### flow/constraint.sdc
create_clock -name core_clock -period 5.83 [get_ports {clk}]
set_input_delay 1.1660 -clock core_clock [delete_from_list [all_inputs] [get_ports {clk}]]
set_output_delay 1.1660 -clock core_clock [all_outputs]
set_load 0.01 [all_outputs]
### flow/run.sh
#!/bin/bash
# the make line also repeats each setting of config.mk as NAME=value (left out here)
make -C /OpenROAD-flow-scripts/flow DESIGN_CONFIG=/design/flow/config.mk WORK_HOME=/design/flow/orfs CLKGATE_MAP_FILE= finish
### flow/design.v
module alu_design #(parameter W = 8)(
    input clk, rst, mode, ce, cin,
    input [1:0] inp_valid,
    input [7:0] opa, opb,
    input [3:0] cmd,
    output reg err, ov, cout, g, l, e,
    output reg [15:0] res
);
parameter INV_INP = 2'b00, OPA_VALID = 2'b01, OPB_VALID = 2'b10, OPA_AND_OPB_VALID = 2'b11;
reg [7:0] opa_p, opb_p;
reg [3:0] cmd_p;
reg [1:0] valid_p;
reg mode_p, cin_p;
reg [15:0] res_p;
reg cout_p, ov_p, g_p, l_p, e_p, err_p;
always @(posedge clk or posedge rst) begin
    if (rst) begin
        opa_p <= 0;
        opb_p <= 0;
        cmd_p <= 0;
        valid_p <= 0;
        cin_p <= 0;
        mode_p <= 0;
    end else if (ce) begin
        opa_p <= opa;
        opb_p <= opb;
        cmd_p <= cmd;
        valid_p <= inp_valid;
        cin_p <= cin;
        mode_p <= mode;
    end
end
always @(*) begin
    res_p = 0;
    err_p = 0;
    cout_p = 0;
    ov_p = 0;
    g_p = 0;
    l_p = 0;
    e_p = 0;
    if (ce) begin
        if (mode_p == 1) begin
            case (valid_p)
                INV_INP: begin
                    res_p = 0;
                    err_p = 1;
                end
                OPA_VALID: begin
                    case (cmd_p)
                        4'b0100: begin
                            res_p = opa_p + 1;
                            cout_p = res_p[8];
                        end
                        4'b0101: begin
                            res_p = opa_p - 1;
                            ov_p = res_p[8];
                        end
                        default: err_p = 1;
                    endcase
                end
                OPB_VALID: begin
                    case (cmd_p)
                        4'b0110: begin
                            res_p = opb_p + 1;
                            cout_p = res_p[8];
                        end
                        4'b0111: begin
                            res_p = opb_p - 1;
                            ov_p = res_p[8];
                        end
                        default: err_p = 1;
                    endcase
                end
                OPA_AND_OPB_VALID: begin
                    case (cmd_p)
                        4'b0000: begin
                            res_p = opa_p + opb_p;
                            cout_p = res_p[8];
                        end
                        4'b0001: begin
                            res_p = opa_p - opb_p;
                            ov_p = res_p[8];
                        end
                        4'b0010: begin
                            res_p = opa_p + opb_p + cin_p;
                            cout_p = res_p[8];
                        end
                        4'b0011: begin
                            res_p = opa_p - opb_p - cin_p;
                            ov_p = res_p[8];
                        end
                        4'b1000: begin
                            g_p = (opa_p > opb_p);
                            l_p = (opa_p < opb_p);
                            e_p = (opa_p == opb_p);
                        end
                        4'b1001: begin
                            res_p = (opa_p + 1) * (opb_p + 1);
                        end
                        4'b1010: begin
                            res_p = (opa_p << 1) * opb_p;
                        end
                        4'b1011: begin
                            res_p = $signed(opa_p) + $signed(opb_p);
                            ov_p = (($signed(opa_p) > 0) && ($signed(opb_p) > 0) && ($signed(res_p[7:0]) < 0)) ||
                                   (($signed(opa_p) < 0) && ($signed(opb_p) < 0) && ($signed(res_p[7:0]) > 0));
                        end
                        4'b1100: begin
                            res_p = $signed(opa_p) - $signed(opb_p);
                            ov_p = (($signed(opa_p) > 0) && ($signed(opb_p) < 0) && ($signed(res_p[7:0]) < 0)) ||
                                   (($signed(opa_p) < 0) && ($signed(opb_p) > 0) && ($signed(res_p[7:0]) > 0));
                        end
                        default: err_p = 1;
                    endcase
                end
                default: err_p = 1;
            endcase
        end else begin
            case (valid_p)
                INV_INP: begin
                    res_p = 0;
                    err_p = 1;
                end
                OPA_VALID: begin
                    case (cmd_p)
                        4'b0110: res_p = ~opa_p;
                        4'b1000: res_p = opa_p >> 1;
                        4'b1001: res_p = opa_p << 1;
                        default: err_p = 1;
                    endcase
                end
                OPB_VALID: begin
                    case (cmd_p)
                        4'b0111: res_p = ~opb_p;
                        4'b1010: res_p = opb_p >> 1;
                        4'b1011: res_p = opb_p << 1;
                        default: err_p = 1;
                    endcase
                end
                OPA_AND_OPB_VALID: begin
                    case (cmd_p)
                        4'b0000: res_p = opa_p & opb_p;
                        4'b0010: res_p = opa_p | opb_p;
                        4'b0001: res_p = ~(opa_p & opb_p);
                        4'b0011: res_p = ~(opa_p | opb_p);
                        4'b0100: res_p = opa_p ^ opb_p;
                        4'b0101: res_p = ~(opa_p ^ opb_p);
                        4'b1100: begin
                            if (|opb_p[7:4]) err_p = 1;
                            else res_p = (opa_p << opb_p[2:0]) | (opa_p >> (8 - opb_p[2:0]));
                        end
                        4'b1101: begin
                            if (|opb_p[7:4]) err_p = 1;
                            else res_p = (opa_p >> opb_p[2:0]) | (opa_p << (8 - opb_p[2:0]));
                        end
                        default: err_p = 1;
                    endcase
                end
                default: err_p = 1;
            endcase
        end
    end
end
always @(posedge clk or posedge rst) begin
    if (rst) begin
        res <= 0;
        cout <= 0;
        ov <= 0;
        g <= 0;
        l <= 0;
        e <= 0;
        err <= 0;
    end else if (ce) begin
        res <= res_p;
        cout <= cout_p;
        ov <= ov_p;
        g <= g_p;
        l <= l_p;
        e <= e_p;
        err <= err_p;
    end
end
endmodule
### flow/config.mk
export PLATFORM = sky130hd
export DESIGN_NAME = alu_design
export DESIGN_NICKNAME = alu_design
export VERILOG_FILES = /design/flow/design.v
export SDC_FILE = /design/flow/constraint.sdc
export NUM_CORES = 4
export LEC_CHECK = 0
export CAP_MARGIN = 0
export CORE_MARGIN = 2
export CORE_UTILIZATION = 72
export CTS_CLUSTER_DIAMETER = 105
export CTS_CLUSTER_SIZE = 73
export PLACE_DENSITY_LB_ADDON = 0.0
export SETUP_SLACK_MARGIN = 1.65
export SLEW_MARGIN = 20
==> metrics.cfg, run 1 <==
[yosys]
enable_flop_cells=0
mux_area_share_pct=4.31
fa_ha_area_share_pct=26.8
syn_nets=1676
avgSynthCellArea_um2=7.58
synth_stat.cells=1463
synthAoiAreaFrac_pct=22.4
ys.flops=46
top_cell=nor2_1
top_cells_by_count=nor2_1 (176), inv_1 (158), nand2_1 (141), ha_1 (100), fa_1 (86)
ys_warn_count=1
synthCells=1463
ys_top_cells_by_area=fa_1 (16%), ha_1 (11%), dfrtp_1 (10%)
ys_async_sr_fraction_pct=100
simple_gate_share_pct=20.9
yosysUniqueCellTypes=86
yosysTopAreaCellShare_pct=15.5
ff_type=dfrtp_1
synthTopLogicFamily=adder cells
synth_area_leader_cell=fa_1
ys_chip_area_um2=11100
xor_share_pct=6.21
syn_area_um2=11100
ys_seq_share_pct=10.4

[floorplan]
fp.dieW_um=128
core-area_um2=15100
ios=49
die-area_um2=16400
die_height_um=128
fp_util_pct=73.2
rows=45

[placed_design]
gp_congestion=1.15
placed_cell_area_um2=12000
dpl.hpwl_um=32300
portBuffers=48

[clocking]
ctsRootBufferMaster=clkbuf_16
cts.sinks=46
cts.path.max_buffers=2
cts_hold_buf=0
numCtsBuffers=5
htreeDepth=2

[status]
firstError=[ERROR GRT-0232] Routing congestion too high. Check the congestion heatmap in the GUI.
status=aborted with a tool error
lastStage=global routing (5_1_grt)

[global_route]
grt_usage_pct=81.5
grt_overflow_total=93

stage by stage:
stage	setup WS (ps)	power [mW]	cells	util, %
3_3_place_gp	314	3.19	1662	79.5
3_5_place_dp	127	3.30	1662	79.5
2_1_floorplan	627	2.50	1463	-
4_1_cts	546	3.99	1700	85.2
per-layer routing:
metal | track usage, % | GRT overflow
met5 | 45.2 | 1
met4 | 77.8 | 36
met3 | 68.3 | 12
met2 | 95.1 | 41
met1 | 83.1 | 3
repair_timing:
item | 4_1_cts
setup buffers | 30
gates resized | 93
pin swaps | 33
endpoints found under the hold margin | 0
setup endpoints to repair | 12
==> run 2: changes to the inputs <==
- ABC_AREA: unset -> 1
- CAP_MARGIN: 0 -> 20
- CORE_UTILIZATION: 72 -> 69
- CTS_CLUSTER_DIAMETER: 105 -> unset
- CTS_CLUSTER_SIZE: 73 -> 95
- PLACE_DENSITY: unset -> 0.4
- PLACE_DENSITY_LB_ADDON: 0.0 -> unset
- SETUP_SLACK_MARGIN: 1.65 -> unset
- clock period: 5.83 -> 5.5 ns (I/O delays scaled with it)
==> run 2 against run 1 <==
Net effect: the run now finishes clean; synthesized cell count increased by 20%; die size increased by 3.6%; area after synthesis decreased by 0.61%.
==> metrics.cfg, run 2 <==
[floorplan]
fp.dieW_um=130  ; was 128 um
rows=46  ; was 45
core-area_um2=15800  ; was 15100 um2
ios=49  ; unchanged
fp_util_pct=69.9  ; was 73.2%
die-area_um2=17000  ; was 16400 um2
die_height_um=130  ; was 128 um

[setup_path]
worstPathCellList=ha_1 -> nand2_1 -> inv_1 -> nand2_1 -> nor2_2 -> inv_1 -> nor2_1 -> fa_1 -> fa_1 -> fa_1 -> inv_1 -> fa_1 -> inv_1 -> ha_1 -> nand2_1 -> nor2_2 -> nand2_1 -> nand3_1 -> a21oi_1 -> or2_2 -> nand3_1 -> nand3_1 -> a21oi_1 -> o21ai_1
reg2reg_slack_ps=230
criticalPathCategory=register to register
timing.rr.end=res[13]$_DFFE_PP0P_
crit_path_end_kind=register
path_delay_family=adder cells
endpoint=res[13]$_DFFE_PP0P_
worst-path-buf-inv=4
r2r_start=opb_p[0]$_DFFE_PP0P_
startpoint=opb_p[0]$_DFFE_PP0P_
critPathRequiredTime_ps=5690
worst_path_max_delay_cell=fa_1
crit_fanout=6
crit_path_start_kind=register
path_depth=24
arrival_ps=5460
critPathMaxStageDelay_ps=550
r2r_cells=24

[sta]
tightest_slew_ps=1130
slew_headroom_pct=24.2
clock.fmax_mhz=190
finalSetupViolations=0
drv_slew=0
fin_crit_ps=5270
fin_ws_ps=232
finalClockPeriodUsage_pct=95.8
whs_ps=482
hold_viol_final=0
finClkSkew_ps=14.0

[routing]
drc_errors=0
avgRoutedWirePerCell_um=21.7
wirelength_um=43900
antenna_left=0
dr.pass1.iters=12
vias_per_cell=6.48
vias=13082
drt_iter0_drc=2195

[yosys]
syn_area_um2=11000  ; was 11100 um2
yosysTopAreaCellShare_pct=17.5  ; was 15.5%
yosysUniqueCellTypes=47  ; was 86
syn_nets=1972  ; was 1676
ff_type=dfrtp_1  ; unchanged
xor_share_pct=1.74  ; was 6.21%
ys_async_sr_fraction_pct=100  ; unchanged
fa_ha_area_share_pct=27.0  ; was 26.8%
simple_gate_share_pct=31.1  ; was 20.9%
ys_chip_area_um2=11000  ; was 11100 um2
enable_flop_cells=0  ; unchanged
ys.flops=46  ; unchanged
synth_stat.cells=1759  ; was 1463
synthTopLogicFamily=simple AND/OR/NAND/NOR gates  ; was adder cells
mux_area_share_pct=0  ; was 4.31%
synth_area_leader_cell=nand2_1  ; was fa_1
ys_warn_count=1  ; unchanged
ys_seq_share_pct=10.4  ; about the same
top_cell=nand2_1  ; was nor2_1
ys_top_cells_by_area=nand2_1 (18%), fa_1 (16%), ha_1 (11%)  ; was fa_1 (16%), ha_1 (11%), dfrtp_1 (10%)
avgSynthCellArea_um2=6.26  ; was 7.58 um2
synthAoiAreaFrac_pct=16.4  ; was 22.4%
synthCells=1759  ; was 1463
top_cells_by_count=nand2_1 (514), inv_1 (297), nor2_1 (141), o21ai_0 (120), nand3_1 (107)  ; was nor2_1 (176), inv_1 (158), nand2_1 (141), ha_1 (100), fa_1 (86)

[global_route]
grt_pass1_wl_um=67600
grt_pass1_vias=12463
grt_max_degree=50
grt_overflow_total=0
antenna_found_initial=3
grt_usage_pct=52.7

[power_and_ir_drop]
powerDensity_nw_per_um2=291
vdd_drop_max_v=0.000310
intPower_mw=1.53
pwr-share-seq_pct=12.0
pg_clk_mw=0.370
top_power_group=combinational cells
p_seq_mw=0.421
power_leakage_nw=6.41
swShare_pct=56.7
powerComb_mw=2.73
power.switching_mw=2.00
combPwrFrac_pct=77.5
clkPwrFrac_pct=10.5

[placed_design]
dpl.hpwl_um=33800  ; was 32300 um
post-place-ws_ps=-152  ; was 127 ps
dp.cells=2000  ; was 1662
gp_congestion=1.10  ; was 1.15
placed_cell_area_um2=11800  ; was 12000 um2
portBuffers=48  ; unchanged

[clocking]
cts_hold_buf=0  ; unchanged
htreeDepth=2  ; unchanged
clkTransAtPathRegs_ps=80
cts_tree=built
ctsRootBufferMaster=clkbuf_16  ; unchanged
numCtsBuffers=5  ; unchanged
cts.path.max_buffers=2  ; unchanged
clk_latency_ps=300
cts.sinks=46  ; unchanged

[status]
status=complete, no violations  ; was aborted with a tool error

[job]
drv_cap=0
tool_warnings=49

[finish]
finalNetCount=2012
final_cell_area_um2=12100
instances_no_fill=2019
fin_util_pct=76.9
syn_to_final_growth_pct=10.0

[min_path]
min_path_cells=2
min_from=cout$_DFFE_PP0P_
hp-class=register to register
whs_endpoint=cout$_DFFE_PP0P_

[run 2: per-stage QoR]
stage | total power [mW] | setup TNS [ps]
global placement | 2.83 | 0
global route | 3.82 | -178
finish | 3.52 | 0
floorplan | 2.17 | 0
CTS | 3.29 | 0
detailed placement | 2.92 | -377
[run 2: final cells by class]
class / instances / area [um2]
clock inverter: 3 / 43.8
inverter: 309 / 1160
clock buffer: 5 / 125
antenna: 3 / 7.51
tap: 216 / 270
multi-input combinational: 1339 / 8490
timing repair buffer: 98 / 868
fill: 1278 / 3650
sequential: 46 / 1150
[run 2: what timing repair did]
item                                    CTS  global route
gates resized                             1            25
cloned                                    0             0
endpoints found under the hold margin     0             0
pin swaps                                 0             2
endpoints found under the setup margin    4            10
setup buffers                             0             7
[run 2: layer usage]
metal  share of wire, %  global-route usage, %  up-vias
met5              0.046                      0        -
met4                9.1                   34.0        2
met3                 17                   21.2      363
met2                 41                   77.9     1195
met1                 34                   63.7     5801
li1                   -                      -     5721
==> run 3: changes to the inputs <==
- CORE_UTILIZATION: 69 -> 72
- CTS_CLUSTER_DIAMETER: unset -> 391
- CTS_CLUSTER_SIZE: 95 -> 99
- HOLD_SLACK_MARGIN: unset -> 0.29
- PLACE_DENSITY: 0.4 -> 0.85
- SETUP_SLACK_MARGIN: unset -> 0.63
- TNS_END_PERCENT: unset -> 5
- clock period: 5.5 -> 2.15 ns (I/O delays scaled with it)
==> run 3 against run 2 <==
Net effect: the run now fails in clock tree synthesis (4_1_cts); synthesized cell count is the same; die size shrank 4.0%; area after synthesis is the same.
==> metrics.cfg, run 3 <==
[yosys]
avgSynthCellArea_um2=6.26  ; unchanged
synthCells=1759  ; unchanged
ys_warn_count=1  ; unchanged
ys_top_cells_by_area=nand2_1 (18%), fa_1 (16%), ha_1 (11%)  ; unchanged
synthTopLogicFamily=simple AND/OR/NAND/NOR gates  ; unchanged
ff_type=dfrtp_1  ; unchanged
top_cell=nand2_1  ; unchanged
ys_chip_area_um2=11000  ; unchanged
enable_flop_cells=0  ; unchanged
top_cells_by_count=nand2_1 (514), inv_1 (297), nor2_1 (141), o21ai_0 (120), nand3_1 (107)  ; unchanged
syn_nets=1972  ; unchanged
ys_async_sr_fraction_pct=100  ; unchanged
synth_area_leader_cell=nand2_1  ; unchanged
yosysUniqueCellTypes=47  ; unchanged
xor_share_pct=1.74  ; unchanged
simple_gate_share_pct=31.1  ; unchanged
synth_stat.cells=1759  ; unchanged
synthAoiAreaFrac_pct=16.4  ; unchanged
mux_area_share_pct=0  ; unchanged
ys_seq_share_pct=10.4  ; unchanged
fa_ha_area_share_pct=27.0  ; unchanged
yosysTopAreaCellShare_pct=17.5  ; unchanged
ys.flops=46  ; unchanged
syn_area_um2=11000  ; unchanged

[floorplan]
die-area_um2=16300  ; was 17000 um2
fp_util_pct=73.0  ; was 69.9%
core-area_um2=15100  ; was 15800 um2
die_height_um=128  ; was 130 um
ios=49  ; unchanged
rows=45  ; was 46
fp.dieW_um=128  ; was 130 um

[status]
firstError=[ERROR DPL-0033] detailed placement checks failed during check placement.
status=aborted with a tool error  ; was complete, no violations
lastStage=clock tree synthesis (4_1_cts)

[placed_design]
gp_congestion=1.16  ; was 1.10
portBuffers=48  ; unchanged
post-place-ws_ps=-3200  ; was -152 ps
dpl.hpwl_um=42100  ; was 33800 um
dp.cells=2256  ; was 2000

[run 3: through the flow]
| stage | total power, mW | util [%] | area, um2 | TNS (ps) |
|---|---|---|---|---|
| 2_1_floorplan | 6.07 | - | 11300 | -31980 |
| 3_3_place_gp | 9.23 | 93.6 | 14100 | -35690 |
| 3_5_place_dp | 9.87 | 93.6 | 14100 | -42000 |
==> run 4: changes to the inputs <==
- CORE_UTILIZATION: 72 -> 70
- CTS_CLUSTER_DIAMETER: 391 -> 365
- HOLD_SLACK_MARGIN: 0.29 -> unset
- PLACE_DENSITY: 0.85 -> 0.38
- SETUP_SLACK_MARGIN: 0.63 -> unset
- TNS_END_PERCENT: 5 -> unset
- clock period: 2.15 -> 6.36 ns (I/O delays scaled with it)
==> run 4 against run 3 <==
Net effect: now clean on timing, DRC and antenna; die size rose by 2.8%; area after synthesis unchanged; synthesized cell count is the same.
==> metrics.cfg, run 4 <==
[status]
status=complete, no violations  ; was aborted with a tool error

[yosys]
top_cell=nand2_1  ; unchanged
enable_flop_cells=0  ; unchanged
syn_nets=1972  ; unchanged
simple_gate_share_pct=31.1  ; unchanged
mux_area_share_pct=0  ; unchanged
xor_share_pct=1.74  ; unchanged
ys_seq_share_pct=10.4  ; unchanged
ff_type=dfrtp_1  ; unchanged
ys_warn_count=1  ; unchanged
ys_top_cells_by_area=nand2_1 (18%), fa_1 (16%), ha_1 (11%)  ; unchanged
yosysUniqueCellTypes=47  ; unchanged
syn_area_um2=11000  ; unchanged
synthCells=1759  ; unchanged
avgSynthCellArea_um2=6.26  ; unchanged
ys_chip_area_um2=11000  ; unchanged
synthAoiAreaFrac_pct=16.4  ; unchanged
ys.flops=46  ; unchanged
synthTopLogicFamily=simple AND/OR/NAND/NOR gates  ; unchanged
ys_async_sr_fraction_pct=100  ; unchanged
synth_stat.cells=1759  ; unchanged
top_cells_by_count=nand2_1 (514), inv_1 (297), nor2_1 (141), o21ai_0 (120), nand3_1 (107)  ; unchanged
yosysTopAreaCellShare_pct=17.5  ; unchanged
fa_ha_area_share_pct=27.0  ; unchanged
synth_area_leader_cell=nand2_1  ; unchanged

[floorplan]
die-area_um2=16800  ; was 16300 um2
fp_util_pct=71.9  ; was 73.0%
core-area_um2=15300  ; was 15100 um2
rows=45  ; unchanged
fp.dieW_um=129  ; was 128 um
die_height_um=129  ; was 128 um
ios=49  ; unchanged

[setup_path]
r2r_cells=24
reg2reg_slack_ps=610
critPathRequiredTime_ps=6550
startpoint=opa_p[4]$_DFFE_PP0P_
worst_path_max_delay_cell=fa_1
critPathMaxStageDelay_ps=720
critPathMostFrequentCell=nand2_1
endpoint=res[6]$_DFFE_PP0P_
worst-path-buf-inv=6
arrival_ps=5950
criticalPathCategory=register to register
path_depth=24
crit_path_end_kind=register
worstPathCellList=buf_4 -> inv_1 -> o21ai_0 -> nand2_1 -> inv_1 -> nand2_1 -> fa_1 -> inv_1 -> fa_1 -> ha_1 -> inv_1 -> fa_1 -> inv_1 -> fa_1 -> nor2_1 -> nor3b_1 -> a31oi_1 -> o21ai_0 -> a31oi_1 -> nand3_1 -> nand2_1 -> nand2_1 -> nand2_1 -> nand2_1
path_delay_family=adder cells
crit_fanout=16
r2r_start=opa_p[4]$_DFFE_PP0P_
timing.rr.end=res[6]$_DFFE_PP0P_
crit_path_start_kind=register

[sta]
finalClockPeriodUsage_pct=90.5
hold_viol_final=0
drv_slew=0
rsz0062_at_grt=no
slew_headroom_pct=29.1
finalSetupViolations=0
tightest_slew_ps=1060
clock.fmax_mhz=174
fin_setup_tns_ps=0
finClkSkew_ps=10.0
fin_crit_ps=5750

[power_and_ir_drop]
powerDensity_nw_per_um2=246
clkPwrFrac_pct=9.5
power_leakage_nw=6.32
pwr-share-seq_pct=12.3
combPwrFrac_pct=78.2
intPower_mw=1.22
power.switching_mw=1.70
pg_clk_mw=0.276
vdd_drop_max_v=0.000201
p_seq_mw=0.357
total_power_mw=2.91
top_power_group=combinational cells
powerComb_mw=2.28
swShare_pct=58.2

[placed_design]
gp_congestion=1.13  ; was 1.16
dp.cells=1984  ; was 2256
portBuffers=48  ; unchanged
dpl.hpwl_um=33000  ; was 42100 um

[routing]
wl_met2_um=17100
vias=13111
wirelength_um=42300
route.met3.wl_um=6740
antenna_left=0
highest_layer=met4
dr.pass1.iters=14
avgRoutedWirePerCell_um=21.2
drt_iter0_drc=2288
wl_met1_um=14300
drc_errors=0
vias_per_cell=6.58

[clocking]
htreeDepth=2
cts_tree=built
cts.path.max_buffers=2
post_cts_buffers=0
clkTransAtPathRegs_ps=70
clk_latency_ps=300
ctsRootBufferMaster=clkbuf_16
cts_resized=0
cts.sinks=46
cts_hold_buf=0
numCtsBuffers=5

[min_path]
min_path_cells=2
hp-class=register to register
whs_endpoint=res[7]$_DFFE_PP0P_
min_from=res[7]$_DFFE_PP0P_

[global_route]
grt_overflow_total=0
grt_usage_pct=51.2
antenna_found_initial=1
grt_pass1_vias=12190
grt_max_degree=51
grt_pass1_wl_um=65100

[finish]
instances_no_fill=1993
syn_to_final_growth_pct=7.39
fillers=1220
finalNetCount=1993

[job]
tool_warnings=49
drv_cap=0

run 4: stage by stage:
step,util (%),instance area (um2),setup WS [ps],hold WS [ps]
6_report,77.3,11800,605,481
5_1_grt,77.2,11800,227,513
4_1_cts,77.2,11800,767,483
3_5_place_dp,76.3,11700,767,464
3_3_place_gp,76.3,11700,969,463
2_1_floorplan,-,11000,1010,476
run 4: cell type report:
cell class	instances	area [um2]	share of cell area (%)
Antenna cell	1	2.50	0.0212
Clock buffer	6	129	1.09
Sequential cell	46	1150	9.73
Clock inverter	2	13.8	0.116
Timing Repair Buffer	79	713	6.03
Multi-Input combinational cell	1339	8400	71.0
Inverter	309	1160	9.81
Tap cell	211	264	2.23
run 4: metal layers:
metal  vias up  GRT usage, %
met5         -             0
met4         0          35.7
met3       366          19.6
met2      1196          75.4
met1      5854          61.8
li1       5695             -
==> run 5: changes to the inputs <==
- CAP_MARGIN: 20 -> 40
- CORE_UTILIZATION: 70 -> 72
- CTS_CLUSTER_DIAMETER: 365 -> unset
- CTS_CLUSTER_SIZE: 99 -> 10
- HOLD_SLACK_MARGIN: unset -> 0.28
- PLACE_DENSITY: 0.38 -> unset
- TNS_END_PERCENT: unset -> 5
- clock period: 6.36 -> 3.81 ns (I/O delays scaled with it)
==> run 5 against run 4 <==
Net effect: the run now fails in global routing (5_1_grt); die size down 2.7%; area after synthesis unchanged; synthesized cell count unchanged.
==> metrics.cfg, run 5 <==
[placed_design]
gp_congestion=1.22  ; was 1.13
portBuffers=48  ; unchanged
placed_cell_area_um2=13000  ; was 11700 um2
dpl.hpwl_um=36100  ; was 33000 um
dp.cells=2112  ; was 1984
post-place-ws_ps=-1430  ; was 767 ps

[yosys]
synth_area_leader_cell=nand2_1  ; unchanged
fa_ha_area_share_pct=27.0  ; unchanged
mux_area_share_pct=0  ; unchanged
ys_chip_area_um2=11000  ; unchanged
ff_type=dfrtp_1  ; unchanged
xor_share_pct=1.74  ; unchanged
ys_top_cells_by_area=nand2_1 (18%), fa_1 (16%), ha_1 (11%)  ; unchanged
synthAoiAreaFrac_pct=16.4  ; unchanged
syn_area_um2=11000  ; unchanged
synthTopLogicFamily=simple AND/OR/NAND/NOR gates  ; unchanged
synth_stat.cells=1759  ; unchanged
synthCells=1759  ; unchanged
syn_nets=1972  ; unchanged
simple_gate_share_pct=31.1  ; unchanged
ys_warn_count=1  ; unchanged
top_cells_by_count=nand2_1 (514), inv_1 (297), nor2_1 (141), o21ai_0 (120), nand3_1 (107)  ; unchanged
ys_async_sr_fraction_pct=100  ; unchanged
yosysTopAreaCellShare_pct=17.5  ; unchanged
avgSynthCellArea_um2=6.26  ; unchanged
top_cell=nand2_1  ; unchanged
ys_seq_share_pct=10.4  ; unchanged
yosysUniqueCellTypes=47  ; unchanged
enable_flop_cells=0  ; unchanged
ys.flops=46  ; unchanged

[clocking]
htreeDepth=2  ; unchanged
numCtsBuffers=5  ; unchanged
cts.sinks=46  ; unchanged
cts.path.max_buffers=2  ; unchanged
ctsRootBufferMaster=clkbuf_16  ; unchanged

[status]
firstError=[ERROR GRT-0116] Global routing finished with congestion. Check the congestion regions in the DRC Viewer.
status=aborted with a tool error  ; was complete, no violations
lastStage=global routing (5_1_grt)

[floorplan]
fp.dieW_um=128  ; was 129 um
core-area_um2=15100  ; was 15300 um2
die-area_um2=16300  ; was 16800 um2
ios=49  ; unchanged
die_height_um=128  ; was 129 um
rows=45  ; unchanged
fp_util_pct=73.0  ; was 71.9%

[global_route]
grt_usage_pct=77.7
grt_overflow_total=130

==> run 5: metal layers <==
metal	GRT overflow	track usage [%]
met4	57	78.1
met5	0	25.1
met3	2	62.2
met2	71	95.1
met1	0	77.0
==> run 5: repair_timing <==
action                     4_1_cts
setup endpoints to repair       12
hold buffers                     0
resized                         95
cloned                           0
pin swaps                       51
buffers inserted                37
hold endpoints to repair         0
==> run 6: changes to the inputs <==
- ABC_AREA: 1 -> unset
- CAP_MARGIN: 40 -> 20
- CORE_UTILIZATION: 72 -> 55
- CTS_CLUSTER_SIZE: 10 -> 99
- HOLD_SLACK_MARGIN: 0.28 -> unset
- TNS_END_PERCENT: 5 -> unset
- clock period: 3.81 -> 2.61 ns (I/O delays scaled with it)
==> run 6 against run 5 <==
Net effect: the layout now fails its checks (negative setup slack); die size is 31% higher; synthesized cell count is 17% lower; area after synthesis is 0.61% higher.
==> metrics.cfg, run 6 <==
[routing]
avgRoutedWirePerCell_um=25.5
num_antenna_cells=0
dr.pass1.iters=9
drt_iter0_drc=2079
wirelength_um=52900
vias_per_cell=6.71
drc_errors=0
vias=13919
antenna_left=0

[clocking]
cts_tree=built
htreeDepth=2  ; unchanged
clk_latency_ps=320
ctsRootBufferMaster=clkbuf_16  ; unchanged
clkTransAtPathRegs_ps=80
cts.sinks=46  ; unchanged
numCtsBuffers=5  ; unchanged
cts_hold_buf=0  ; unchanged
cts.path.max_buffers=2  ; unchanged

[global_route]
antenna_found_initial=1
grt_usage_pct=45.3
grt_max_degree=32
grt_pass1_vias=13111
grt_pass1_wl_um=74900
grt_overflow_total=0

[setup_path]
crit_path_end_kind=register
worstPathCellList=buf_4 -> nand3_2 -> buf_4 -> xnor2_1 -> buf_4 -> nand2_1 -> fa_1 -> inv_1 -> fa_1 -> inv_1 -> fa_1 -> fa_1 -> inv_2 -> ha_4 -> nand3_2 -> o211ai_1 -> buf_4 -> nor2_2 -> xor2_2 -> o221ai_2 -> a32o_1
arrival_ps=5690
critPathRequiredTime_ps=2810
criticalPathCategory=register to register
worst-path-buf-inv=7
worst_path_max_delay_cell=fa_1
startpoint=opa_p[3]$_DFFE_PP0P_
path_depth=21
r2r_start=opa_p[3]$_DFFE_PP0P_
critPathMaxStageDelay_ps=590
crit_fanout=5
crit_path_start_kind=register
endpoint=res[10]$_DFFE_PP0P_
timing.rr.end=res[10]$_DFFE_PP0P_
path_delay_family=adder cells
reg2reg_slack_ps=-2880
r2r_cells=21

[finish]
finalNetCount=2021
syn_to_final_growth_pct=43.8
fin_util_pct=81.4
final_cell_area_um2=15900

[yosys]
fa_ha_area_share_pct=26.8  ; was 27.0%
avgSynthCellArea_um2=7.58  ; was 6.26 um2
simple_gate_share_pct=20.9  ; was 31.1%
syn_area_um2=11100  ; was 11000 um2
xor_share_pct=6.21  ; was 1.74%
synth_area_leader_cell=fa_1  ; was nand2_1
yosysUniqueCellTypes=86  ; was 47
ys_top_cells_by_area=fa_1 (16%), ha_1 (11%), dfrtp_1 (10%)  ; was nand2_1 (18%), fa_1 (16%), ha_1 (11%)
ys.flops=46  ; unchanged
ys_async_sr_fraction_pct=100  ; unchanged
enable_flop_cells=0  ; unchanged
ys_warn_count=1  ; unchanged
yosysTopAreaCellShare_pct=15.5  ; was 17.5%
synthCells=1463  ; was 1759
top_cells_by_count=nor2_1 (176), inv_1 (158), nand2_1 (141), ha_1 (100), fa_1 (86)  ; was nand2_1 (514), inv_1 (297), nor2_1 (141), o21ai_0 (120), nand3_1 (107)
synthAoiAreaFrac_pct=22.4  ; was 16.4%
ys_chip_area_um2=11100  ; was 11000 um2
syn_nets=1676  ; was 1972
ff_type=dfrtp_1  ; unchanged
synth_stat.cells=1463  ; was 1759
synthTopLogicFamily=adder cells  ; was simple AND/OR/NAND/NOR gates
top_cell=nor2_1  ; was nand2_1
mux_area_share_pct=4.31  ; was 0%
ys_seq_share_pct=10.4  ; about the same

[sta]
clock.fmax_mhz=182
slew_headroom_pct=56.1
whs_ps=500
fin_ws_ps=-2880
fin_setup_tns_ps=-35730
drv_slew=0
fin_crit_ps=5490
finClkSkew_ps=12.4
hold_viol_final=0
tightest_slew_ps=653
rsz0062_at_grt=yes
finalClockPeriodUsage_pct=210
finalSetupViolations=18

[placed_design]
placed_cell_area_um2=14600  ; was 13000 um2
gp_congestion=1.06  ; was 1.22
dpl.hpwl_um=37000  ; was 36100 um
portBuffers=48  ; unchanged
post-place-ws_ps=-2820  ; was -1430 ps

[power_and_ir_drop]
power.switching_mw=6.19
pg_clk_mw=0.778
vdd_drop_max_v=0.000947
powerComb_mw=10.4
clkPwrFrac_pct=6.4
combPwrFrac_pct=86.3
swShare_pct=51.2
p_seq_mw=0.885
top_power_group=combinational cells
pwr-share-seq_pct=7.3
powerDensity_nw_per_um2=759
intPower_mw=5.91
power_leakage_nw=7.26

[min_path]
min_path_cells=1
min_from=cout$_DFFE_PP0P_
whs_endpoint=cout$_DFFE_PP0P_
hp-class=register to register

[floorplan]
fp_util_pct=56.6  ; was 73.0%
die_height_um=146  ; was 128 um
fp.dieW_um=146  ; was 128 um
die-area_um2=21300  ; was 16300 um2
core-area_um2=19600  ; was 15100 um2
ios=49  ; unchanged
rows=51  ; was 45

[status]
status=failed layout checks  ; was aborted with a tool error
failed_checks=negative setup slack

[job]
tool_warnings=52
drv_cap=0

==> run 6: cell type report <==
cell class,count,area (um2)
well taps,265,332
clock buffers,5,125
fillers,1247,3650
inverters,166,639
multi-input cells,1160,10100
flip-flops and latches,46,1160
clock inverters,3,40.0
repair buffers,429,3570
==> run 6: per-stage QoR <==
step | instances | power [mW]
after CTS | 2066 | 10.8
after global routing | 2074 | 12.6
final | 2074 | 12.1
after global placement | 2037 | 9.09
after floorplan | 1463 | 5.68
after detailed placement | 2037 | 9.30
==> run 6: per-layer routing <==
| layer | global-route usage, % | share of wire [%] | vias up |
|---|---|---|---|
| li1 | - | - | 5785 |
| met1 | 58.7 | 35 | 6542 |
| met2 | 69.8 | 42 | 1227 |
| met3 | 10.0 | 14 | 363 |
| met4 | 26.7 | 9.2 | 2 |
| met5 | 0 | 0.017 | - |
==> run 6: repair_timing <==
action	in CTS	in global routing
pin swaps	56	36
endpoints found under the setup margin	20	20
endpoints found under the hold margin	0	0
resized	105	82
buffers inserted	23	11
==> run 7: changes to the inputs <==
- ABC_AREA: unset -> 1
- CAP_MARGIN: 20 -> 0
- CORE_ASPECT_RATIO: unset -> 0.7
- CORE_UTILIZATION: 55 -> 70
- CTS_CLUSTER_DIAMETER: unset -> 365
- PLACE_DENSITY: unset -> 0.38
- clock period: 2.61 -> 5.62 ns (I/O delays scaled with it)
==> run 7 against run 6 <==
Net effect: now clean on timing, DRC and antenna; design area down 24%; worst hold slack worse by 11 ps; sequential power down 54%; global-route usage up 5.4 points; cell count down 3.6%; first-iteration DRC count up 18%; maximum frequency up 0.58%; via count down 4.8%; clock power down about 60%; largest cell class unchanged; clock-buffer cell count unchanged; non-clock buffer count down 333; highest routed layer unchanged; utilization down 3.3 points.
==> metrics.cfg, run 7 <==
[yosys]
syn_area_um2=11000  ; was 11100 um2
ys_warn_count=1  ; unchanged
synth_stat.cells=1759  ; was 1463
avgSynthCellArea_um2=6.26  ; was 7.58 um2
mux_area_share_pct=0  ; was 4.31%
ys_seq_share_pct=10.4  ; about the same
ys_top_cells_by_area=nand2_1 (18%), fa_1 (16%), ha_1 (11%)  ; was fa_1 (16%), ha_1 (11%), dfrtp_1 (10%)
top_cells_by_count=nand2_1 (514), inv_1 (297), nor2_1 (141), o21ai_0 (120), nand3_1 (107)  ; was nor2_1 (176), inv_1 (158), nand2_1 (141), ha_1 (100), fa_1 (86)
yosysTopAreaCellShare_pct=17.5  ; was 15.5%
enable_flop_cells=0  ; unchanged
ys.flops=46  ; unchanged
syn_nets=1972  ; was 1676
ff_type=dfrtp_1  ; unchanged
xor_share_pct=1.74  ; was 6.21%
synthTopLogicFamily=simple AND/OR/NAND/NOR gates  ; was adder cells
yosysUniqueCellTypes=47  ; was 86
synthCells=1759  ; was 1463
fa_ha_area_share_pct=27.0  ; was 26.8%
ys_async_sr_fraction_pct=100  ; unchanged
simple_gate_share_pct=31.1  ; was 20.9%
ys_chip_area_um2=11000  ; was 11100 um2
synthAoiAreaFrac_pct=16.4  ; was 22.4%
top_cell=nand2_1  ; was nor2_1
synth_area_leader_cell=nand2_1  ; was fa_1

[min_path]
min_from=ov$_DFFE_PP0P_  ; was cout$_DFFE_PP0P_
min_path_cells=2  ; was 1
hp-class=register to register  ; unchanged
whs_endpoint=ov$_DFFE_PP0P_  ; was cout$_DFFE_PP0P_

[power_and_ir_drop]
p_seq_mw=0.408  ; was 0.885 mW
powerComb_mw=2.73  ; was 10.4 mW
combPwrFrac_pct=79.1  ; was 86.3%
swShare_pct=58.0  ; was 51.2%
top_power_group=combinational cells  ; unchanged
power.switching_mw=2.00  ; was 6.19 mW
clkPwrFrac_pct=9.0  ; was 6.4%
total_power_mw=3.44  ; was 12.1 mW
powerDensity_nw_per_um2=285  ; was 759 nW/um2
intPower_mw=1.45  ; was 5.91 mW
pg_clk_mw=0.311  ; was 0.778 mW
power_leakage_nw=6.39  ; was 7.26 nW
pwr-share-seq_pct=11.8  ; was 7.3%
vdd_drop_max_v=0.000221  ; was 0.000947 V

[floorplan]
die_height_um=109  ; was 146 um
core-area_um2=15500  ; was 19600 um2
fp_util_pct=71.3  ; was 56.6%
rows=38  ; was 51
fp.dieW_um=154  ; was 146 um
die-area_um2=16800  ; was 21300 um2
ios=49  ; unchanged

[setup_path]
critPathRequiredTime_ps=5810  ; was 2810 ps
path_depth=24  ; was 21
critPathMostFrequentCell=nand2_1
crit_path_start_kind=register  ; unchanged
critPathMaxStageDelay_ps=530  ; was 590 ps
r2r_cells=24  ; was 21
startpoint=opa_p[1]$_DFFE_PP0P_  ; was opa_p[3]$_DFFE_PP0P_
worstPathCellList=ha_2 -> nand2_1 -> o21ai_0 -> nand2_1 -> inv_1 -> nand2_1 -> fa_1 -> inv_1 -> fa_1 -> ha_1 -> inv_1 -> fa_1 -> inv_1 -> fa_1 -> nor2_1 -> nor3b_1 -> a31oi_2 -> o21ai_0 -> a31oi_1 -> nand3_1 -> nand2_1 -> nand2_1 -> nand2_1 -> nand2_1  ; was buf_4 -> nand3_2 -> buf_4 -> xnor2_1 -> buf_4 -> nand2_1 -> fa_1 -> inv_1 -> fa_1 -> inv_1 -> fa_1 -> fa_1 -> inv_2 -> ha_4 -> nand3_2 -> o211ai_1 -> buf_4 -> nor2_2 -> xor2_2 -> o221ai_2 -> a32o_1
crit_path_end_kind=register  ; unchanged
arrival_ps=5640  ; was 5690 ps
worst_path_max_delay_cell=fa_1  ; unchanged
reg2reg_slack_ps=160  ; was -2880 ps
endpoint=res[6]$_DFFE_PP0P_  ; was res[10]$_DFFE_PP0P_
r2r_start=opa_p[1]$_DFFE_PP0P_  ; was opa_p[3]$_DFFE_PP0P_
criticalPathCategory=register to register  ; unchanged
path_delay_family=adder cells  ; unchanged
crit_fanout=5  ; unchanged
worst-path-buf-inv=4  ; was 7
timing.rr.end=res[6]$_DFFE_PP0P_  ; was res[10]$_DFFE_PP0P_

[routing]
vias=13247  ; was 13.9k
antenna_left=0  ; unchanged
dr.pass1.iters=13  ; was 9
avgRoutedWirePerCell_um=21.6  ; was 25.5 um
wirelength_um=43300  ; was 52900 um
drt_iter0_drc=2462  ; was 2079
vias_per_cell=6.62  ; was 6.71
drc_errors=0  ; unchanged

[clocking]
numCtsBuffers=5  ; unchanged
clkTransAtPathRegs_ps=70  ; was 80 ps
clk_latency_ps=300  ; was 320 ps
cts.path.max_buffers=2  ; unchanged
htreeDepth=2  ; unchanged
ctsRootBufferMaster=clkbuf_16  ; unchanged
cts.sinks=46  ; unchanged
cts_tree=built  ; unchanged

[finish]
syn_to_final_growth_pct=9.55  ; was 43.8%
fillers=1159  ; was 1247
finalNetCount=2010  ; was 2021
final_cell_area_um2=12100  ; was 15900 um2

[placed_design]
placed_cell_area_um2=11800  ; was 14600 um2
dpl.hpwl_um=33200  ; was 37000 um
gp_congestion=1.11  ; was 1.06
portBuffers=48  ; unchanged
post-place-ws_ps=145  ; was -2820 ps

[sta]
hold_viol_final=0  ; unchanged
whs_ps=489  ; was 500 ps
finalClockPeriodUsage_pct=97.1  ; was 210%
drv_slew=0  ; unchanged
rsz0062_at_grt=yes  ; unchanged
finClkSkew_ps=10.7  ; was 12.4 ps
fin_ws_ps=163  ; was -2880 ps
finalSetupViolations=0  ; was 18
slew_headroom_pct=33.3  ; was 56.1%
fin_crit_ps=5460  ; was 5490 ps
fin_setup_tns_ps=0  ; was -35730 ps
clock.fmax_mhz=183  ; was 182 MHz
tightest_slew_ps=997  ; was 653 ps

[job]
tool_warnings=50  ; was 52
drv_cap=0  ; unchanged

[global_route]
grt_pass1_wl_um=65200  ; was 74900 um
grt_overflow_total=0  ; unchanged
grt_pass1_vias=12116  ; was 13.1k
antenna_found_initial=0  ; was 1
grt_usage_pct=50.8  ; was 45.3%
grt_max_degree=51  ; was 32

[status]
status=complete, no violations  ; was failed layout checks

[run 7: metrics by stage]
step	utilization, %	cells
floorplan	-	1759
global placement	76.2	1987
detailed placement	76.2	1987
CTS	77.2	1995
global route	78.1	1998
finish	78.1	2000
[run 7: what timing repair did]
| action | 4_1_cts | 5_1_grt |
|---|---|---|
| resized | 0 | 31 |
| endpoints found under the setup margin | 0 | 10 |
| hold buffers | 0 | 0 |
| setup buffers | 0 | 3 |
[run 7: layout make-up]
class / instances / area (um2) / share of cell area [%]
Timing Repair Buffer: 96 / 841 / 6.97
Tap cell: 200 / 250 / 2.07
Clock inverter: 3 / 23.8 / 0.197
Antenna cell: 2 / 5.00 / 0.0415
Inverter: 309 / 1160 / 9.65
Sequential cell: 46 / 1150 / 9.54
Multi-Input combinational cell: 1339 / 8510 / 70.5
Clock buffer: 5 / 125 / 1.04
[run 7: per-layer routing]
layer | share of wire (%) | track usage (%) | up-vias
met5 | 0.17 | 0 | -
met2 | 38 | 71.1 | 1303
li1 | - | - | 5728
met3 | 20 | 23.6 | 316
met4 | 6.7 | 21.7 | 2
met1 | 36 | 67.3 | 5898
==> run 8: changes to the inputs <==
- CAP_MARGIN: 0 -> 10
- CELL_PAD_IN_SITES_DETAIL_PLACEMENT: unset -> 0
- CELL_PAD_IN_SITES_GLOBAL_PLACEMENT: unset -> 1
- CORE_ASPECT_RATIO: 0.7 -> 0.53
- CORE_MARGIN: 2 -> 7
- CORE_UTILIZATION: 70 -> 56
- CTS_CLUSTER_DIAMETER: 365 -> 29
- CTS_CLUSTER_SIZE: 99 -> 31
- GPL_ROUTABILITY_DRIVEN: unset -> 0
- GPL_TIMING_DRIVEN: unset -> 1
- HOLD_SLACK_MARGIN: unset -> 0.05
- MAX_ROUTING_LAYER: unset -> met4
- MIN_ROUTING_LAYER: unset -> met2
- PLACE_DENSITY: 0.38 -> 0.46
- SETUP_SLACK_MARGIN: unset -> 1.56
- SLEW_MARGIN: 20 -> 15
- TNS_END_PERCENT: unset -> 60
- clock period: 5.62 -> 5.45 ns (I/O delays scaled with it)
==> run 8 against run 7 <==
Net effect: the run now fails in global routing (5_1_grt); synthesized cell count unchanged; area after synthesis unchanged; die size increased by 43%.
==> metrics.cfg, run 8 <==
[yosys]
ys_chip_area_um2=11000  ; unchanged
yosysTopAreaCellShare_pct=17.5  ; unchanged
ys_seq_share_pct=10.4  ; unchanged
ys_async_sr_fraction_pct=100  ; unchanged
avgSynthCellArea_um2=6.26  ; unchanged
synthTopLogicFamily=simple AND/OR/NAND/NOR gates  ; unchanged
top_cell=nand2_1  ; unchanged
fa_ha_area_share_pct=27.0  ; unchanged
mux_area_share_pct=0  ; unchanged
ys.flops=46  ; unchanged
simple_gate_share_pct=31.1  ; unchanged
ff_type=dfrtp_1  ; unchanged
ys_top_cells_by_area=nand2_1 (18%), fa_1 (16%), ha_1 (11%)  ; unchanged
enable_flop_cells=0  ; unchanged
synth_area_leader_cell=nand2_1  ; unchanged
synth_stat.cells=1759  ; unchanged
syn_area_um2=11000  ; unchanged
xor_share_pct=1.74  ; unchanged
yosysUniqueCellTypes=47  ; unchanged
ys_warn_count=1  ; unchanged
synthAoiAreaFrac_pct=16.4  ; unchanged
synthCells=1759  ; unchanged
syn_nets=1972  ; unchanged
top_cells_by_count=nand2_1 (514), inv_1 (297), nor2_1 (141), o21ai_0 (120), nand3_1 (107)  ; unchanged

[floorplan]
fp_util_pct=56.9  ; was 71.3%
die-area_um2=24000  ; was 16800 um2
rows=37  ; was 38
core-area_um2=19400  ; was 15500 um2
fp.dieW_um=207  ; was 154 um
die_height_um=116  ; was 109 um
ios=49  ; unchanged

[global_route]
grt_overflow_total=675
grt_usage_pct=79.8

[placed_design]
dp.cells=2043  ; was 1987
portBuffers=48  ; unchanged
dpl.hpwl_um=37500  ; was 33200 um
post-place-ws_ps=122  ; was 145 ps

[status]
firstError=[ERROR GRT-0116] Global routing finished with congestion. Check the congestion regions in the DRC Viewer.
status=aborted with a tool error  ; was complete, no violations
lastStage=global routing (5_1_grt)

[clocking]
cts.path.max_buffers=2  ; unchanged
cts.sinks=46  ; unchanged
htreeDepth=2  ; unchanged
numCtsBuffers=5  ; unchanged
ctsRootBufferMaster=clkbuf_16  ; unchanged

==> run 8: per-stage QoR <==
step	power [mW]	instance area (um2)
after floorplan	2.40	11300
after global placement	3.13	12100
after detailed placement	3.18	12100
after CTS	3.83	12700
==> run 8: metal layers <==
layer	track usage, %	GRT overflow
met3	103	615
met5	-	-
met4	46.5	23
met1	-	-
met2	77.6	37
==> run 8: repair_timing <==
item                                    4_1_cts
cloned                                        0
gates resized                                86
pin swaps                                    43
hold buffers                                  0
endpoints found under the setup margin       12
setup buffers                                19
endpoints found under the hold margin         0
==> run 9: changes to the inputs <==
- ABC_AREA: 1 -> unset
- CAP_MARGIN: 10 -> 20
- CELL_PAD_IN_SITES_DETAIL_PLACEMENT: 0 -> unset
- CELL_PAD_IN_SITES_GLOBAL_PLACEMENT: 1 -> unset
- CORE_ASPECT_RATIO: 0.53 -> unset
- CORE_MARGIN: 7 -> 2
- CORE_UTILIZATION: 56 -> 65
- CTS_CLUSTER_DIAMETER: 29 -> 35
- CTS_CLUSTER_SIZE: 31 -> 57
- GPL_ROUTABILITY_DRIVEN: 0 -> unset
- GPL_TIMING_DRIVEN: 1 -> unset
- HOLD_SLACK_MARGIN: 0.05 -> unset
- MAX_ROUTING_LAYER: met4 -> unset
- MIN_ROUTING_LAYER: met2 -> unset
- PLACE_DENSITY: 0.46 -> unset
- SETUP_SLACK_MARGIN: 1.56 -> -0.39
- SLEW_MARGIN: 15 -> 20
- TNS_END_PERCENT: 60 -> unset
- clock period: 5.45 -> 4.82 ns (I/O delays scaled with it)
==> run 9 against run 8 <==
Net effect: now fails the layout checks on negative setup slack; die size fell by 25%; synthesized cell count decreased by 17%; area after synthesis rose by 0.61%.
==> metrics.cfg, run 9 <==
[status]
status=failed layout checks  ; was aborted with a tool error
failed_checks=negative setup slack

[power_and_ir_drop]
total_power_mw=5.28
swShare_pct=52.9
powerComb_mw=4.34
pg_clk_mw=0.439
p_seq_mw=0.500
vdd_drop_max_v=0.000805
power.switching_mw=2.80
intPower_mw=2.49
combPwrFrac_pct=82.2
clkPwrFrac_pct=8.3
powerDensity_nw_per_um2=391
power_leakage_nw=6.09
pwr-share-seq_pct=9.5
top_power_group=combinational cells

[yosys]
ys_warn_count=1  ; unchanged
ff_type=dfrtp_1  ; unchanged
synthTopLogicFamily=adder cells  ; was simple AND/OR/NAND/NOR gates
synthCells=1463  ; was 1759
fa_ha_area_share_pct=26.8  ; was 27.0%
ys_chip_area_um2=11100  ; was 11000 um2
top_cells_by_count=nor2_1 (176), inv_1 (158), nand2_1 (141), ha_1 (100), fa_1 (86)  ; was nand2_1 (514), inv_1 (297), nor2_1 (141), o21ai_0 (120), nand3_1 (107)
top_cell=nor2_1  ; was nand2_1
mux_area_share_pct=4.31  ; was 0%
simple_gate_share_pct=20.9  ; was 31.1%
avgSynthCellArea_um2=7.58  ; was 6.26 um2
ys_top_cells_by_area=fa_1 (16%), ha_1 (11%), dfrtp_1 (10%)  ; was nand2_1 (18%), fa_1 (16%), ha_1 (11%)
ys_async_sr_fraction_pct=100  ; unchanged
synth_stat.cells=1463  ; was 1759
ys.flops=46  ; unchanged
synth_area_leader_cell=fa_1  ; was nand2_1
syn_nets=1676  ; was 1972
enable_flop_cells=0  ; unchanged
xor_share_pct=6.21  ; was 1.74%
ys_seq_share_pct=10.4  ; about the same
syn_area_um2=11100  ; was 11000 um2
yosysUniqueCellTypes=86  ; was 47
synthAoiAreaFrac_pct=22.4  ; was 16.4%
yosysTopAreaCellShare_pct=15.5  ; was 17.5%

[setup_path]
worst_path_max_delay_cell=fa_1
crit_path_end_kind=register
r2r_cells=16
critPathRequiredTime_ps=5040
arrival_ps=5610
path_delay_family=adder cells
reg2reg_slack_ps=-570
criticalPathCategory=register to register
r2r_start=opa_p[5]$_DFFE_PP0P_
critPathMostFrequentCell=fa_1
crit_path_start_kind=register
path_depth=16
crit_fanout=18
endpoint=res[12]$_DFFE_PP0P_
worst-path-buf-inv=2
timing.rr.end=res[12]$_DFFE_PP0P_
startpoint=opa_p[5]$_DFFE_PP0P_
worstPathCellList=buf_4 -> nand2_1 -> fa_1 -> inv_1 -> fa_1 -> fa_1 -> fa_1 -> ha_1 -> and3_1 -> a221o_1 -> o21bai_2 -> xnor2_1 -> o22ai_1 -> nor3_1 -> o21ai_1 -> a22o_1
critPathMaxStageDelay_ps=550

[floorplan]
die-area_um2=18100  ; was 24000 um2
fp.dieW_um=135  ; was 207 um
rows=47  ; was 37
fp_util_pct=66.6  ; was 56.9%
die_height_um=135  ; was 116 um
core-area_um2=16600  ; was 19400 um2
ios=49  ; unchanged

[sta]
hold_viol_final=0
finalSetupViolations=10
tightest_slew_ps=1110
drv_slew=0
finClkSkew_ps=17.9
slew_headroom_pct=25.7
rsz0062_at_grt=yes
fin_crit_ps=5390
clock.fmax_mhz=185
fin_ws_ps=-574
finalClockPeriodUsage_pct=112
whs_ps=491
fin_setup_tns_ps=-3730

[placed_design]
portBuffers=48  ; unchanged
dpl.hpwl_um=35700  ; was 37500 um
gp_congestion=1.14
dp.cells=1808  ; was 2043

[routing]
dr.pass1.iters=21
vias_per_cell=7.22
highest_layer=met5
avgRoutedWirePerCell_um=26.4
wirelength_um=48200
antenna_left=0
drc_errors=0
drt_iter0_drc=2971
route.met3.wl_um=8010
wl_met1_um=16400
num_antenna_cells=0
wl_met2_um=19400
vias=13194

[min_path]
min_from=cout$_DFFE_PP0P_
min_path_cells=1
whs_endpoint=cout$_DFFE_PP0P_
hp-class=register to register

[global_route]
grt_pass1_vias=12323
antenna_found_initial=0
grt_overflow_total=0
grt_max_degree=52
grt_usage_pct=51.0
grt_pass1_wl_um=70000

[clocking]
htreeDepth=2  ; unchanged
cts.path.max_buffers=2  ; unchanged
cts_tree=built
numCtsBuffers=5  ; unchanged
ctsRootBufferMaster=clkbuf_16  ; unchanged
cts.sinks=46  ; unchanged
clk_latency_ps=330
clkTransAtPathRegs_ps=90

[finish]
instances_no_fill=1827
syn_to_final_growth_pct=22.0
fillers=1048
fin_util_pct=81.3
finalNetCount=1819

[job]
drv_cap=0
tool_warnings=51

==> run 9: stage by stage <==
stage,area (um2),worst slack (ps)
3_5_place_dp,12900,-543
4_1_cts,13300,-396
5_1_grt,13500,-624
6_report,13500,-574
2_1_floorplan,11300,-390
3_3_place_gp,12900,-430
==> run 9: per-layer routing <==
layer / vias to the layer above / track usage [%]
met5: - / 0
met4: 2 / 26.5
met3: 429 / 20.8
met2: 1276 / 75.6
met1: 6100 / 64.1
li1: 5387 / -
==> run 9: repair_timing <==
| action | 4_1_cts | 5_1_grt |
|---|---|---|
| setup endpoints to repair | 7 | 9 |
| hold buffers | 0 | 0 |
| resized | 44 | 44 |
| pin swaps | 21 | 42 |
| buffers inserted | 14 | 13 |
==> run 9: area by class of cell <==
cell class                      instances  area (um2)  share of cell area [%]
Inverter                              166         634                    4.69
Timing Repair Buffer                  227        1830                    13.5
Clock inverter                          3        43.8                   0.324
Multi-Input combinational cell       1160        9450                    69.9
Clock buffer                            5         125                   0.925
Sequential cell                        46        1160                    8.59
Tap cell                              220         275                    2.04
==> run 10: changes to the inputs <==
- ABC_AREA: unset -> 1
- CORE_UTILIZATION: 65 -> 68
- CTS_CLUSTER_DIAMETER: 35 -> 373
- CTS_CLUSTER_SIZE: 57 -> 97
- SETUP_SLACK_MARGIN: -0.39 -> unset
- clock period: 4.82 -> 3.73 ns (I/O delays scaled with it)
==> run 10 against run 9 <==
Net effect: the flow now stops in global routing (5_1_grt); die size fell by 4.8%; area after synthesis fell by 0.61%; synthesized cell count rose by 20%.
==> metrics.cfg, run 10 <==
[yosys]
syn_nets=1972  ; was 1676
simple_gate_share_pct=31.1  ; was 20.9%
mux_area_share_pct=0  ; was 4.31%
synth_stat.cells=1759  ; was 1463
synthTopLogicFamily=simple AND/OR/NAND/NOR gates  ; was adder cells
synthCells=1759  ; was 1463
top_cells_by_count=nand2_1 (514), inv_1 (297), nor2_1 (141), o21ai_0 (120), nand3_1 (107)  ; was nor2_1 (176), inv_1 (158), nand2_1 (141), ha_1 (100), fa_1 (86)
synth_area_leader_cell=nand2_1  ; was fa_1
yosysUniqueCellTypes=47  ; was 86
synthAoiAreaFrac_pct=16.4  ; was 22.4%
fa_ha_area_share_pct=27.0  ; was 26.8%
enable_flop_cells=0  ; unchanged
ys_top_cells_by_area=nand2_1 (18%), fa_1 (16%), ha_1 (11%)  ; was fa_1 (16%), ha_1 (11%), dfrtp_1 (10%)
ys_seq_share_pct=10.4  ; about the same
ys.flops=46  ; unchanged
ff_type=dfrtp_1  ; unchanged
xor_share_pct=1.74  ; was 6.21%
ys_warn_count=1  ; unchanged
avgSynthCellArea_um2=6.26  ; was 7.58 um2
syn_area_um2=11000  ; was 11100 um2
ys_chip_area_um2=11000  ; was 11100 um2
yosysTopAreaCellShare_pct=17.5  ; was 15.5%
top_cell=nand2_1  ; was nor2_1
ys_async_sr_fraction_pct=100  ; unchanged

[clocking]
cts.sinks=46  ; unchanged
numCtsBuffers=5  ; unchanged
cts_hold_buf=0  ; unchanged
htreeDepth=2  ; unchanged
ctsRootBufferMaster=clkbuf_16  ; unchanged
cts.path.max_buffers=2  ; unchanged

[global_route]
grt_usage_pct=87.2
grt_overflow_total=373

[floorplan]
ios=49  ; unchanged
die_height_um=131  ; was 135 um
die-area_um2=17200  ; was 18100 um2
rows=46  ; was 47
fp_util_pct=69.4  ; was 66.6%
fp.dieW_um=131  ; was 135 um
core-area_um2=15900  ; was 16600 um2

[placed_design]
post-place-ws_ps=-1340  ; was -543 ps
portBuffers=48  ; unchanged
gp_congestion=1.15  ; was 1.14
dpl.hpwl_um=36900  ; was 35700 um

[status]
status=aborted with a tool error  ; was failed layout checks
firstError=[ERROR GRT-0232] Routing congestion too high. Check the congestion heatmap in the GUI.
lastStage=global routing (5_1_grt)

[run 10: metal layers]
metal  global-route usage [%]  overflow
met3                     74.3        27
met4                     90.0       114
met2                      102       219
met5                     39.5         3
met1                     86.2        10
[run 10: timing repair]
| action | in CTS |
|---|---|
| setup endpoints to repair | 12 |
| setup buffers | 12 |
| pin swaps | 54 |
| gates resized | 91 |
[run 10: metrics by stage]
| step | std cells | instance area [um2] | power [mW] | TNS, ps | util, % |
|---|---|---|---|---|---|
| global placement | 2140 | 13100 | 5.12 | -10900 | 82.4 |
| floorplan | 1759 | 11300 | 3.55 | -8880 | - |
| CTS | 2160 | 13700 | 6.38 | -11730 | 86.1 |
| detailed placement | 2140 | 13100 | 5.40 | -13510 | 82.4 |
==> run 11: changes to the inputs <==
- ABC_AREA: 1 -> unset
- CELL_PAD_IN_SITES_GLOBAL_PLACEMENT: unset -> 3
- CORE_ASPECT_RATIO: unset -> 1.71
- CORE_MARGIN: 2 -> 4
- CORE_UTILIZATION: 68 -> 40
- CTS_CLUSTER_DIAMETER: 373 -> 264
- CTS_CLUSTER_SIZE: 97 -> 26
- GPL_TIMING_DRIVEN: unset -> 1
- HOLD_SLACK_MARGIN: unset -> 0.29
- clock period: 3.73 -> 7.0 ns (I/O delays scaled with it)
==> run 11 against run 10 <==
Net effect: synthesized cell count decreased by 17%; die size is 77% higher; now clean on timing, DRC and antenna; area after synthesis increased by 0.61%.
==> metrics.cfg, run 11 <==
[status]
status=complete, no violations  ; was aborted with a tool error

[power_and_ir_drop]
intPower_mw=1.31
pwr-share-seq_pct=11.5
powerComb_mw=2.34
combPwrFrac_pct=78.1
power_leakage_nw=5.33
power.switching_mw=1.69
top_power_group=combinational cells
pg_clk_mw=0.313
powerDensity_nw_per_um2=246
swShare_pct=56.4
vdd_drop_max_v=0.000206
p_seq_mw=0.343
total_power_mw=2.99
clkPwrFrac_pct=10.4

[sta]
finalClockPeriodUsage_pct=90.4
finClkSkew_ps=15.2
tightest_slew_ps=1180
slew_headroom_pct=21.4
fin_setup_tns_ps=0
whs_ps=487
fin_crit_ps=6330
finalSetupViolations=0
clock.fmax_mhz=158
drv_slew=0
rsz0062_at_grt=no
fin_ws_ps=672
hold_viol_final=0

[placed_design]
dpl.hpwl_um=40600  ; was 36900 um
post-place-ws_ps=729  ; was -1340 ps
dp.cells=1829  ; was 2140
portBuffers=48  ; unchanged
gp_congestion=0.962  ; was 1.15

[yosys]
simple_gate_share_pct=20.9  ; was 31.1%
xor_share_pct=6.21  ; was 1.74%
mux_area_share_pct=4.31  ; was 0%
ys.flops=46  ; unchanged
avgSynthCellArea_um2=7.58  ; was 6.26 um2
synth_area_leader_cell=fa_1  ; was nand2_1
ys_chip_area_um2=11100  ; was 11000 um2
yosysUniqueCellTypes=86  ; was 47
ys_top_cells_by_area=fa_1 (16%), ha_1 (11%), dfrtp_1 (10%)  ; was nand2_1 (18%), fa_1 (16%), ha_1 (11%)
synthTopLogicFamily=adder cells  ; was simple AND/OR/NAND/NOR gates
ys_warn_count=1  ; unchanged
synthCells=1463  ; was 1759
ys_async_sr_fraction_pct=100  ; unchanged
fa_ha_area_share_pct=26.8  ; was 27.0%
top_cells_by_count=nor2_1 (176), inv_1 (158), nand2_1 (141), ha_1 (100), fa_1 (86)  ; was nand2_1 (514), inv_1 (297), nor2_1 (141), o21ai_0 (120), nand3_1 (107)
yosysTopAreaCellShare_pct=15.5  ; was 17.5%
top_cell=nor2_1  ; was nand2_1
ff_type=dfrtp_1  ; unchanged
enable_flop_cells=0  ; unchanged
synth_stat.cells=1463  ; was 1759
synthAoiAreaFrac_pct=22.4  ; was 16.4%
syn_nets=1676  ; was 1972
ys_seq_share_pct=10.4  ; about the same
syn_area_um2=11100  ; was 11000 um2

[clocking]
clk_latency_ps=330
cts_resized=0  ; was 91
cts_tree=built
cts_hold_buf=0  ; unchanged
clkTransAtPathRegs_ps=80
post_cts_buffers=0  ; was 12
htreeDepth=2  ; unchanged
cts.path.max_buffers=2  ; unchanged
ctsRootBufferMaster=clkbuf_16  ; unchanged
numCtsBuffers=5  ; unchanged
cts.sinks=46  ; unchanged

[min_path]
min_path_cells=1
min_from=res[1]$_DFFE_PP0P_
hp-class=register to register
whs_endpoint=res[1]$_DFFE_PP0P_

[setup_path]
timing.rr.end=res[12]$_DFFE_PP0P_
r2r_cells=20
path_depth=20
crit_path_start_kind=register
worstPathCellList=inv_1 -> nor3_1 -> xnor2_1 -> or2_2 -> fa_1 -> fa_1 -> inv_1 -> fa_1 -> inv_1 -> fa_1 -> inv_1 -> ha_1 -> nand3_1 -> o211ai_1 -> o41ai_1 -> xor2_1 -> o22ai_1 -> nor3_1 -> o21ai_0 -> a22o_1
worst-path-buf-inv=4
worst_path_max_delay_cell=xnor2_1
arrival_ps=6550
critPathRequiredTime_ps=7220
endpoint=res[12]$_DFFE_PP0P_
startpoint=opb_p[4]$_DFFE_PP0P_
r2r_start=opb_p[4]$_DFFE_PP0P_
criticalPathCategory=register to register
path_delay_family=adder cells
reg2reg_slack_ps=670
crit_path_end_kind=register
crit_fanout=12
critPathMaxStageDelay_ps=810

[global_route]
grt_pass1_wl_um=74300
antenna_found_initial=0
grt_pass1_vias=11243
grt_overflow_total=0
grt_max_degree=52
grt_usage_pct=33.1

[routing]
antenna_left=0
dr.pass1.iters=8
wirelength_um=50900
drc_errors=0
vias=11311
vias_per_cell=6.16
num_antenna_cells=0
avgRoutedWirePerCell_um=27.7
drt_iter0_drc=1131

[floorplan]
rows=79  ; was 46
die_height_um=226  ; was 131 um
core-area_um2=27300  ; was 15900 um2
fp_util_pct=40.6  ; was 69.4%
die-area_um2=30500  ; was 17200 um2
fp.dieW_um=135  ; was 131 um
ios=49  ; unchanged

[finish]
fillers=2898
instances_no_fill=1837
seqCellArea_um2=1150
mi_logic_area_um2=8950
syn_to_final_growth_pct=9.68
finalNetCount=1685

[job]
drv_cap=0
tool_warnings=49

==> run 11: final cells by class <==
type / count / area share, %
clock buffer: 5 / 1.03
clock inverter: 3 / 0.360
inverter: 166 / 5.13
multi-input combinational: 1160 / 73.6
sequential: 46 / 9.47
tap: 364 / 3.75
timing repair buffer: 93 / 6.69
==> run 11: metal layers <==
| metal | up-vias | routed length (um) | global-route usage (%) |
|---|---|---|---|
| li1 | 5102 | - | - |
| met2 | 487 | 25400 | 57.3 |
| met1 | 5565 | 19500 | 39.7 |
| met4 | 0 | 3600 | 19.2 |
| met5 | - | 0 | 0 |
| met3 | 157 | 2460 | 3.03 |
==> run 11: per-stage QoR <==
stage	cell area [um2]	util (%)
CTS	12200	44.6
global route	12200	44.6
floorplan	11100	-
finish	12200	44.6
detailed placement	12000	43.9
global placement	12000	43.9
Power and IR drop assume default switching activity.
